==> inputs of violet <==
==> flow/design.v (excerpt) <==
module S_AXI_LITE#(
		parameter integer S_AXI_LITE_SIZE = 5,
		parameter integer S_AXI_DATA_SIZE = 32 
		)(
		input S_AXI_ACLK,
		input S_AXI_ARESETN,
        input  [ 31 : 0] S_AXI_LITE_ARADDR,
        output S_AXI_LITE_ARREADY,
        input  S_AXI_LITE_ARVALID,
        output S_AXI_LITE_RVALID,
        input  S_AXI_LITE_RREADY,
        output [S_AXI_DATA_SIZE - 1: 0] S_AXI_LITE_RDATA,
        input  [ 31 : 0] S_AXI_LITE_AWADDR,
        output S_AXI_LITE_AWREADY,
        input  S_AXI_LITE_AWVALID,
        input  S_AXI_LITE_WVALID,
        output S_AXI_LITE_WREADY,
        input  [S_AXI_DATA_SIZE - 1: 0] S_AXI_LITE_WDATA,
        output S_AXI_LITE_BVALID,
        input S_AXI_LITE_BREADY
		);
		reg [S_AXI_DATA_SIZE - 1: 0] axi_reg0;
		reg [S_AXI_DATA_SIZE - 1: 0] axi_reg1;
		reg [S_AXI_DATA_SIZE - 1: 0] axi_reg2;
		reg [S_AXI_DATA_SIZE - 1: 0] axi_reg3;
		reg [S_AXI_DATA_SIZE - 1: 0] axi_reg4;
		reg [S_AXI_DATA_SIZE - 1: 0] axi_reg5;
        reg [ 31 : 0] axi_araddr ;
        reg [ 31 : 0] axi_awaddr ;
        reg [S_AXI_DATA_SIZE - 1: 0] axi_wdata;
        reg [S_AXI_DATA_SIZE - 1: 0] axi_rdata;
        reg awready;
        reg wready;
        reg awlatch;
        reg bvalid;
        reg axi_wen;
        reg axi_wack;
        reg arready;
        reg rvalid;
        reg axi_rvalid;
        assign S_AXI_LITE_AWREADY = awready;
        assign S_AXI_LITE_WREADY  = wready;
        assign S_AXI_LITE_BVALID = bvalid;
        assign S_AXI_LITE_ARREADY = arready;
        assign S_AXI_LITE_RVALID = axi_rvalid;
        assign S_AXI_LITE_RDATA = axi_rdata;
        always@(posedge S_AXI_ACLK)
          if(S_AXI_ARESETN == 'b0)
            bvalid <= 0;
          else if(S_AXI_LITE_BREADY && ~bvalid)
            bvalid <= 'b1;
          else
            bvalid <= 'b0;
        always@(posedge S_AXI_ACLK)
          if(S_AXI_ARESETN == 'b0)
  ...
make LEC_CHECK=0 CAP_MARGIN=5 CELL_PAD_IN_SITES_GLOBAL_PLACEMENT=0 CORE_MARGIN=2 CORE_UTILIZATION=70 CTS_CLUSTER_DIAMETER=257 CTS_CLUSTER_SIZE=14 GPL_TIMING_DRIVEN=1 MAX_ROUTING_LAYER=met4 MIN_ROUTING_LAYER=met1 PLACE_DENSITY=0.8 SETUP_SLACK_MARGIN=0.5 SLEW_MARGIN=20 TNS_END_PERCENT=100 finish   # period 1.93 ns
run.sh (not shown) runs the stock make flow with config.mk's settings and CLKGATE_MAP_FILE=.
==> cedar: changes against violet <==
Settings changed: CAP_MARGIN 5 to 20, CELL_PAD_IN_SITES_GLOBAL_PLACEMENT 0 to 3, CORE_MARGIN 2 to 10, CORE_UTILIZATION 70 to 40, CTS_CLUSTER_DIAMETER 257 to 398, CTS_CLUSTER_SIZE 14 to not set, GPL_TIMING_DRIVEN 1 to not set, HOLD_SLACK_MARGIN set to 0.03, MIN_ROUTING_LAYER met1 to not set, PLACE_DENSITY 0.8 to not set, SETUP_SLACK_MARGIN 0.5 to not set, TNS_END_PERCENT 100 to 85.
==> flow/constraint.sdc (replaced) <==
create_clock -name core_clock -period 4.0 [get_ports {S_AXI_ACLK}]
set_input_delay 0.8000 -clock core_clock [delete_from_list [all_inputs] [get_ports {S_AXI_ACLK}]]
set_output_delay 0.8000 -clock core_clock [all_outputs]
set_load 0.01 [all_outputs]
==> raven: changes against violet <==
Settings changed: CAP_MARGIN 5 to 10, CELL_PAD_IN_SITES_DETAIL_PLACEMENT set to 0, CELL_PAD_IN_SITES_GLOBAL_PLACEMENT 0 to not set, CORE_ASPECT_RATIO set to 1.66, CORE_UTILIZATION 70 to 42, CTS_CLUSTER_DIAMETER 257 to not set, CTS_CLUSTER_SIZE 14 to 85, GPL_TIMING_DRIVEN 1 to not set, MAX_ROUTING_LAYER met4 to met5, MIN_ROUTING_LAYER met1 to not set, PLACE_DENSITY 0.8 to not set, SETUP_SLACK_MARGIN 0.5 to not set, SLEW_MARGIN 20 to 40, TNS_END_PERCENT 100 to not set.
==> flow/constraint.sdc (replaced) <==
create_clock -name core_clock -period 1.63 [get_ports {S_AXI_ACLK}]
set_input_delay 0.3260 -clock core_clock [delete_from_list [all_inputs] [get_ports {S_AXI_ACLK}]]
set_output_delay 0.3260 -clock core_clock [all_outputs]
set_load 0.01 [all_outputs]
==> reports/results.ini <==
[placement]
pre_cts_slack_ns=0.140
place_inst=1618
gp_congestion=0.848
dpl.hpwl_um=18600
post_dp_cell_area_um2=12500
numPortBuffers=85

[die]
dieArea_um2=17000
coreArea_um2=15800
core.rowCount=46
fp_util_pct=71.0

[clock_network]
cts_buffers=23
postCtsSetupBuffers=21
ctsResizeCount=301

[outcome]
status=stopped before the end
lastStage=5_1_grt

[yosys]
synth_area_leader_cell=dfxtp_1

That was violet.
==> reports/results.ini <==
[outcome]
status=complete, but fails checks
violations=negative setup slack

[yosys]
simple_gate_share_pct=19.6
synth_area_leader_cell=dfxtp_1

[die]
dieArea_um2=28000
fp_util_pct=42.4
core.rowCount=77

[timing]
setup-violations-final=31
fin_ws_ns=-0.141

[worst_hold_path]
worstHoldPathType=input port to flip-flop

[placement]
post_dp_cell_area_um2=13100
place_inst=1795
dpl.hpwl_um=22600
gp_congestion=0.824
numPortBuffers=85
pre_cts_slack_ns=-0.137

[layout]
buffer_area_share_pct=16.4
postLayoutCellArea_um2=15000

[clock_network]
ctsResizeCount=131

[global_route]
grt_util_all_layers_pct=27.2

That was raven.
==> reports/results.ini <==
[outcome]
status=complete, no violations

[clock_network]
ctsResizeCount=0
cts_hold_buf=0
postCtsSetupBuffers=0
cts_buffers=30

[placement]
dpl.hpwl_um=20300
post_dp_cell_area_um2=12200
gp_congestion=0.744
place_inst=1750
numPortBuffers=85

[layout]
postLayoutCellArea_um2=13300

[die]
coreArea_um2=27700
dieArea_um2=35100
core.rowCount=61

[run]
tool_warnings=84

[global_route]
grt_max_degree=206
grt_pass1_vias=9723

[yosys]
fp_nets=1494
ys_ff=273
ys_sh_adder_pct=0

[power]
pwr-share-clk_pct=48.6

That was cedar.

==> umber <==
==> flow/design.v <==
module S_AXI_LITE#(
		parameter integer S_AXI_LITE_SIZE = 5,
		parameter integer S_AXI_DATA_SIZE = 32 
		)(
		input S_AXI_ACLK,
		input S_AXI_ARESETN,
        input  [ 31 : 0] S_AXI_LITE_ARADDR,
        output S_AXI_LITE_ARREADY,
        input  S_AXI_LITE_ARVALID,
        output S_AXI_LITE_RVALID,
        input  S_AXI_LITE_RREADY,
        output [S_AXI_DATA_SIZE - 1: 0] S_AXI_LITE_RDATA,
        input  [ 31 : 0] S_AXI_LITE_AWADDR,
        output S_AXI_LITE_AWREADY,
        input  S_AXI_LITE_AWVALID,
        input  S_AXI_LITE_WVALID,
        output S_AXI_LITE_WREADY,
        input  [S_AXI_DATA_SIZE - 1: 0] S_AXI_LITE_WDATA,
        output S_AXI_LITE_BVALID,
        input S_AXI_LITE_BREADY
		);
		reg [S_AXI_DATA_SIZE - 1: 0] axi_reg0;
		reg [S_AXI_DATA_SIZE - 1: 0] axi_reg1;
		reg [S_AXI_DATA_SIZE - 1: 0] axi_reg2;
		reg [S_AXI_DATA_SIZE - 1: 0] axi_reg3;
		reg [S_AXI_DATA_SIZE - 1: 0] axi_reg4;
		reg [S_AXI_DATA_SIZE - 1: 0] axi_reg5;
        reg [ 31 : 0] axi_araddr ;
        reg [ 31 : 0] axi_awaddr ;
        reg [S_AXI_DATA_SIZE - 1: 0] axi_wdata;
        reg [S_AXI_DATA_SIZE - 1: 0] axi_rdata;
        reg awready;
        reg wready;
        reg awlatch;
        reg bvalid;
        reg axi_wen;
        reg axi_wack;
        reg arready;
        reg rvalid;
        reg axi_rvalid;
        assign S_AXI_LITE_AWREADY = awready;
        assign S_AXI_LITE_WREADY  = wready;
        assign S_AXI_LITE_BVALID = bvalid;
        assign S_AXI_LITE_ARREADY = arready;
        assign S_AXI_LITE_RVALID = axi_rvalid;
        assign S_AXI_LITE_RDATA = axi_rdata;
        always@(posedge S_AXI_ACLK)
          if(S_AXI_ARESETN == 'b0)
            bvalid <= 0;
          else if(S_AXI_LITE_BREADY && ~bvalid)
            bvalid <= 'b1;
          else
            bvalid <= 'b0;
        always@(posedge S_AXI_ACLK)
          if(S_AXI_ARESETN == 'b0)
            awready <= 'b0;
          else if(S_AXI_LITE_AWVALID && S_AXI_LITE_WVALID && ~awready)
            awready <= 'b1;
          else if(wready)
            awready <= 'b0;
          else
            awready <= awready;
        always@(posedge S_AXI_ACLK)
            if(S_AXI_ARESETN == 'b0)
                axi_awaddr <= 0;
            else if (awready)
                axi_awaddr <= S_AXI_LITE_AWADDR;
            else
                axi_awaddr <= axi_awaddr;
        always@(posedge S_AXI_ACLK)
          if(S_AXI_ARESETN == 'b0)
            wready <= 0;
          else if(S_AXI_LITE_WVALID && ~wready && awready)
            wready <= 'b1;
          else
            wready <= 'b0;
        always@(posedge S_AXI_ACLK)
          if(S_AXI_ARESETN == 'b0) begin
            axi_wdata <= 0;
            axi_wen <= 0;
          end else if(awready && wready) begin
            axi_wdata <= S_AXI_LITE_WDATA;
            axi_wen <= 'b1;
          end else if(axi_wen)
            axi_wen <= 'b0;
          else begin
            axi_wdata <= axi_wdata;
            axi_wen <= axi_wen;
          end
        always@(posedge S_AXI_ACLK)
          if(S_AXI_ARESETN == 'b0)begin
		    axi_reg0 <= 0;
		    axi_reg1 <= 0;
		    axi_reg2 <= 0;
		    axi_reg3 <= 0;
		    axi_reg4 <= 0;
		    axi_reg5 <= 0;
		  end else if (axi_awaddr[ S_AXI_LITE_SIZE - 1 :0] == 5'd0)begin
            if(axi_wen) begin
             axi_reg0<= axi_wdata;
             axi_wack <= 'b1;
            end else begin
             axi_reg0<= axi_reg0;
             axi_wack <= 'b0;
            end
		  end else if (axi_awaddr[ S_AXI_LITE_SIZE - 1 :0] == 5'd4)begin
            if(axi_wen) begin
             axi_reg1<= axi_wdata;
             axi_wack <= 'b1;
            end else begin
             axi_reg1<= axi_reg1;
             axi_wack <= 'b0;
            end
		  end else if (axi_awaddr[ S_AXI_LITE_SIZE - 1 :0] == 5'd8)begin
            if(axi_wen) begin
             axi_reg2<= axi_wdata;
             axi_wack <= 'b1;
            end else begin
             axi_reg2<= axi_reg2;
             axi_wack <= 'b0;
            end
		  end else if (axi_awaddr[ S_AXI_LITE_SIZE - 1 :0] == 5'd12)begin
            if(axi_wen) begin
             axi_reg3<= axi_wdata;
             axi_wack <= 'b1;
            end else begin
             axi_reg3<= axi_reg3;
             axi_wack <= 'b0;
            end
		  end else if (axi_awaddr[ S_AXI_LITE_SIZE - 1 :0] == 5'd16)begin
            if(axi_wen) begin
             axi_reg4<= axi_wdata;
             axi_wack <= 'b1;
            end else begin
             axi_reg4<= axi_reg4;
             axi_wack <= 'b0;
            end
		  end else if (axi_awaddr[ S_AXI_LITE_SIZE - 1 :0] == 5'd20)begin
            if(axi_wen) begin
             axi_reg5<= axi_wdata;
             axi_wack <= 'b1;
            end else begin
             axi_reg5<= axi_reg5;
             axi_wack <= 'b0;
            end
		  end
        always@(posedge  S_AXI_ACLK)
          if(S_AXI_ARESETN == 'b0)
            arready <= 'b0;
          else if(S_AXI_LITE_ARVALID && ~arready)
            arready <= 'b1;
          else
            arready <= 'b0;
        always@(posedge S_AXI_ACLK)
          if(S_AXI_ARESETN == 'b0)
            axi_araddr <= 0;
          else if(arready)
            axi_araddr <= S_AXI_LITE_ARADDR;
          else
            axi_araddr <= axi_araddr;
        always@(posedge  S_AXI_ACLK)
          if(S_AXI_ARESETN == 'b0)
            rvalid <= 'b0;
          else if(arready && S_AXI_LITE_RREADY && ~rvalid)
            rvalid <= 'b1;
          else
            rvalid <= 'b0;
        always@(posedge S_AXI_ACLK)
          if(S_AXI_ARESETN == 'b0)begin
            axi_rvalid <= 'b0;
            axi_rdata <= 'b0;
		  end else if(axi_araddr[ S_AXI_LITE_SIZE - 1 :0] == 5'd0)begin
            if(rvalid)begin
              axi_rdata <= axi_reg0;
              axi_rvalid <= 'b1;
            end else begin
              axi_rvalid <= 'b0;
              axi_rdata <= axi_rdata;
            end
		  end else if(axi_araddr[ S_AXI_LITE_SIZE - 1 :0] == 5'd4)begin
            if(rvalid)begin
              axi_rdata <= axi_reg1;
              axi_rvalid <= 'b1;
            end else begin
              axi_rvalid <= 'b0;
              axi_rdata <= axi_rdata;
            end
		  end else if(axi_araddr[ S_AXI_LITE_SIZE - 1 :0] == 5'd8)begin
            if(rvalid)begin
              axi_rdata <= axi_reg2;
              axi_rvalid <= 'b1;
            end else begin
              axi_rvalid <= 'b0;
              axi_rdata <= axi_rdata;
            end
		  end else if(axi_araddr[ S_AXI_LITE_SIZE - 1 :0] == 5'd12)begin
            if(rvalid)begin
              axi_rdata <= axi_reg3;
              axi_rvalid <= 'b1;
            end else begin
              axi_rvalid <= 'b0;
              axi_rdata <= axi_rdata;
            end
		  end else if(axi_araddr[ S_AXI_LITE_SIZE - 1 :0] == 5'd16)begin
            if(rvalid)begin
              axi_rdata <= axi_reg4;
              axi_rvalid <= 'b1;
            end else begin
              axi_rvalid <= 'b0;
              axi_rdata <= axi_rdata;
            end
		  end else if(axi_araddr[ S_AXI_LITE_SIZE - 1 :0] == 5'd20)begin
            if(rvalid)begin
              axi_rdata <= axi_reg5;
              axi_rvalid <= 'b1;
            end else begin
              axi_rvalid <= 'b0;
              axi_rdata <= axi_rdata;
            end
			end else begin
              axi_rvalid <= 'b0;
              axi_rdata <= axi_rdata;
            end
endmodule
==> flow/run.sh <==
#!/bin/bash
# the make line also repeats each setting of config.mk as NAME=value (left out here)
make -C /OpenROAD-flow-scripts/flow DESIGN_CONFIG=/design/flow/config.mk WORK_HOME=/design/flow/orfs CLKGATE_MAP_FILE= finish
==> flow/config.mk <==
export PLATFORM = sky130hd
export DESIGN_NAME = S_AXI_LITE
export DESIGN_NICKNAME = S_AXI_LITE
export VERILOG_FILES = /design/flow/design.v
export SDC_FILE = /design/flow/constraint.sdc
export NUM_CORES = 4
export LEC_CHECK = 0
export ABC_AREA = 1
export CAP_MARGIN = 20
export CORE_MARGIN = 2
export CORE_UTILIZATION = 72
export PLACE_DENSITY = 0.65
export SLEW_MARGIN = 20
==> flow/constraint.sdc <==
create_clock -name core_clock -period 1.97 [get_ports {S_AXI_ACLK}]
set_input_delay 0.3940 -clock core_clock [delete_from_list [all_inputs] [get_ports {S_AXI_ACLK}]]
set_output_delay 0.3940 -clock core_clock [all_outputs]
set_load 0.01 [all_outputs]
==> inputs of quartz, as changes to umber <==
ABC_AREA = default   (was 1)
CORE_UTILIZATION = 71   (was 72)
PLACE_DENSITY = default   (was 0.65)
SETUP_SLACK_MARGIN = -0.08   (was default)
==> flow/constraint.sdc (replaced) <==
create_clock -name core_clock -period 1.74 [get_ports {S_AXI_ACLK}]
set_input_delay 0.3480 -clock core_clock [delete_from_list [all_inputs] [get_ports {S_AXI_ACLK}]]
set_output_delay 0.3480 -clock core_clock [all_outputs]
set_load 0.01 [all_outputs]
==> run notes <==
* final tally of setup violations: 0
* detailed-routed wire length on met3: 2.472 mm
* RSZ-0062 raised after global routing: false
* vertical die size: 127.5 um
* outcome: finished clean
* crit path launch: arready
* RR Endpoint: axi_reg4[15]
* most numerous cell in the Yosys netlist: a21oi_1
* smallest setup slack after layout: 0.08314 ns
That was umber.
==> run notes <==
* detailed-routed wire length on met3: 3.829 mm
* outcome: complete, but fails checks
* final tally of setup violations: 24
* most numerous cell in the Yosys netlist: nand2_1
* crit path launch: axi_rdata[9]
* RR Endpoint: axi_rdata[29]
* vertical die size: 129.6 um
* smallest setup slack after layout: -0.07621 ns
* primary flip-flop cell chosen by synthesis mapping: dfxtp_1
* layout check failures: setup timing
That was quartz.
Power is estimated from default activity; no workload was simulated.
